lane 5:
==> flow/design.v <==
`timescale 1ns / 1ps
module alu_top (
    input  logic        clk,
    input  logic [31:0] op1,
    input  logic [31:0] op2,
    input  logic [3:0]  alu_ctrl,
    output logic [31:0] alu_result,
    output logic        zero
    );
logic [31:0] op1_q;
logic [31:0] op2_q;
logic [3:0]  alu_ctrl_q;
logic [31:0] result_d;
logic        zero_d;
always_ff @(posedge clk)
begin
    op1_q      <= op1;
    op2_q      <= op2;
    alu_ctrl_q <= alu_ctrl;
    alu_result <= result_d;
    zero       <= zero_d;
end
alu computation (
    .op1(op1_q),
    .op2(op2_q),
    .alu_ctrl(alu_ctrl_q),
    .alu_result(result_d),
    .zero(zero_d)
    );
endmodule

`timescale 1ns / 1ps
module alu (
    input logic [31:0] op1,
    input logic [31:0] op2,
    input logic [3:0] alu_ctrl,
    output logic [31:0] alu_result,
    output logic zero
    );
logic [31:0]add_result;
logic [31:0]sub_result;
logic [31:0]and_result;
logic [31:0]or_result;
logic [31:0]xor_result;
logic [31:0]sll_result;
logic [31:0]srl_result;
logic [31:0]sra_result;
logic [31:0]slt_result;
logic [31:0]sltu_result;
assign add_result = op1 + op2 ;
assign sub_result = op1 - op2 ;
assign or_result  = op1 | op2 ; 
assign and_result = op1 & op2 ;
assign xor_result  = op1 ^ op2 ;
assign sll_result  = op1 << op2 ;
assign srl_result  = op1 >> op2 ;
assign sra_result  = $signed(op1) >>> op2 ;
assign slt_result  = ($signed(op1) < $signed(op2)) ? 1 : 0 ;
assign sltu_result  = (op1 < op2) ? 1 : 0 ;
always@(*)
begin
    case(alu_ctrl)
       4'b0000: alu_result = add_result ;
       4'b1000: alu_result = sub_result ;
       4'b0001: alu_result = sll_result ;
       4'b0010: alu_result = slt_result ;
       4'b0011: alu_result = sltu_result ;
       4'b0100: alu_result = xor_result ;
       4'b0101: alu_result = srl_result ;
       4'b1101: alu_result = sra_result ;
       4'b0110: alu_result = or_result ;
       4'b0111: alu_result = and_result ;
       default: alu_result = 32'b0 ;
    endcase
end
assign zero = (alu_result == 0)? 1 : 0 ;    
endmodule
clock: 1.31 ns
lec_check: 0
abc_area: 1
cap_margin: 20
core_margin: 2
core_utilization: 71
place_density: 0.6
setup_slack_margin: -0.13
slew_margin: 20
run.sh (not shown) runs the stock make flow with config.mk's settings and CLKGATE_MAP_FILE=.
Lane 5: it failed during detailed placement, and the tool reported DPL-0033.
Relative to lane 5, the following input files were edited for lane 4:
Settings: swapping 71 for 61 in CORE_UTILIZATION; putting CTS_CLUSTER_SIZE at 10 where nothing was set; putting CORE_ASPECT_RATIO at 0.5 where nothing was set; clearing ABC_AREA, which used to be 1; clearing SETUP_SLACK_MARGIN, which used to be -0.13; swapping 1.31 for 7.0 in the clock period (ns, I/O delays scaled along).
==> comparison <==
Lane 4 closes out successfully: all stages finished, all timing, DRC and antenna checks passed.
Lane 4 — die height 23% lower, lane 5 as reference
Relative to lane 5, floorplan net count has decreased by 606 in lane 4.
Diff lane 5 -> lane 4 | post-synthesis share of cell area spent on and, or, nand and nor gates | decrease of 28 points
Number of distinct library cell variants in the gate-level netlist after synthesis (lane 4 vs. lane 5) increases by more than half
What lane 4 reported for die area has to be multiplied by 0.871 to get the figure for lane 5.
The lower routability congestion estimate from global placement came out of lane 4.
Yosys-reported design area after synthesis sits lower in lane 4 than in lane 5.
Lane 4: synthesized area lower than lane 5
Of lane 5 and lane 4, the lower width of the die belongs to lane 5.
Sequential-to-total area share from yosys stat: lane 4 vs lane 5 up 0.21 points

========
RTL: the design.v shown in full above, as it stands there.
export LEC_CHECK = 0
export CAP_MARGIN = 20
export CORE_MARGIN = 2
export CORE_UTILIZATION = 40
export PLACE_DENSITY = 0.6
export SLEW_MARGIN = 20
create_clock -name core_clock -period 6.09 [get_ports {clk}]
==> next run, changes <==
CAP_MARGIN = 5   (was 20)
CORE_UTILIZATION = 72   (was 40)
CTS_CLUSTER_DIAMETER = 317   (was unset)
CTS_CLUSTER_SIZE = 34   (was unset)
PLACE_DENSITY = 0.65   (was 0.6)
SETUP_SLACK_MARGIN = 1.32   (was unset)
clock period = 4.7 ns   (was 6.09 ns; I/O delays follow)
The changed run aborted during global routing. Die area fell by 44%. Area after synthesis is unchanged. Synthesized cell count stays the same.
==> next run, changes <==
CAP_MARGIN = 20   (was 5)
CTS_CLUSTER_DIAMETER = unset   (was 317)
SETUP_SLACK_MARGIN = unset   (was 1.32)
Effect: The new run did not get past global routing, error GRT-0116. Synthesized area is unchanged. Die area stays the same. Synthesized cell count is unchanged.
==> next run, changes <==
ABC_AREA = 1   (was unset)
CORE_UTILIZATION = 71   (was 72)
CTS_CLUSTER_SIZE = 10   (was 34)
PLACE_DENSITY = 0.6   (was 0.65)
SETUP_SLACK_MARGIN = 0.19   (was unset)
clock period = 1.34 ns   (was 4.7 ns; I/O delays follow)
Result: The new run did not get past detailed placement (DPL-0033); area after synthesis is higher by 1.3%; synthesized cell count is higher by 37%; die size is higher by 2.6%.
==> next run, changes <==
CORE_UTILIZATION = 66   (was 71)
CTS_CLUSTER_SIZE = 99   (was 10)
PLACE_DENSITY = 0.37   (was 0.6)
SETUP_SLACK_MARGIN = unset   (was 0.19)
clock period = 3.56 ns   (was 1.34 ns; I/O delays follow)
What happened: The new run finished but failed the layout checks on setup timing. Synthesized cell count is unchanged. Synthesized area stays the same. Die size is higher by a little under a tenth.
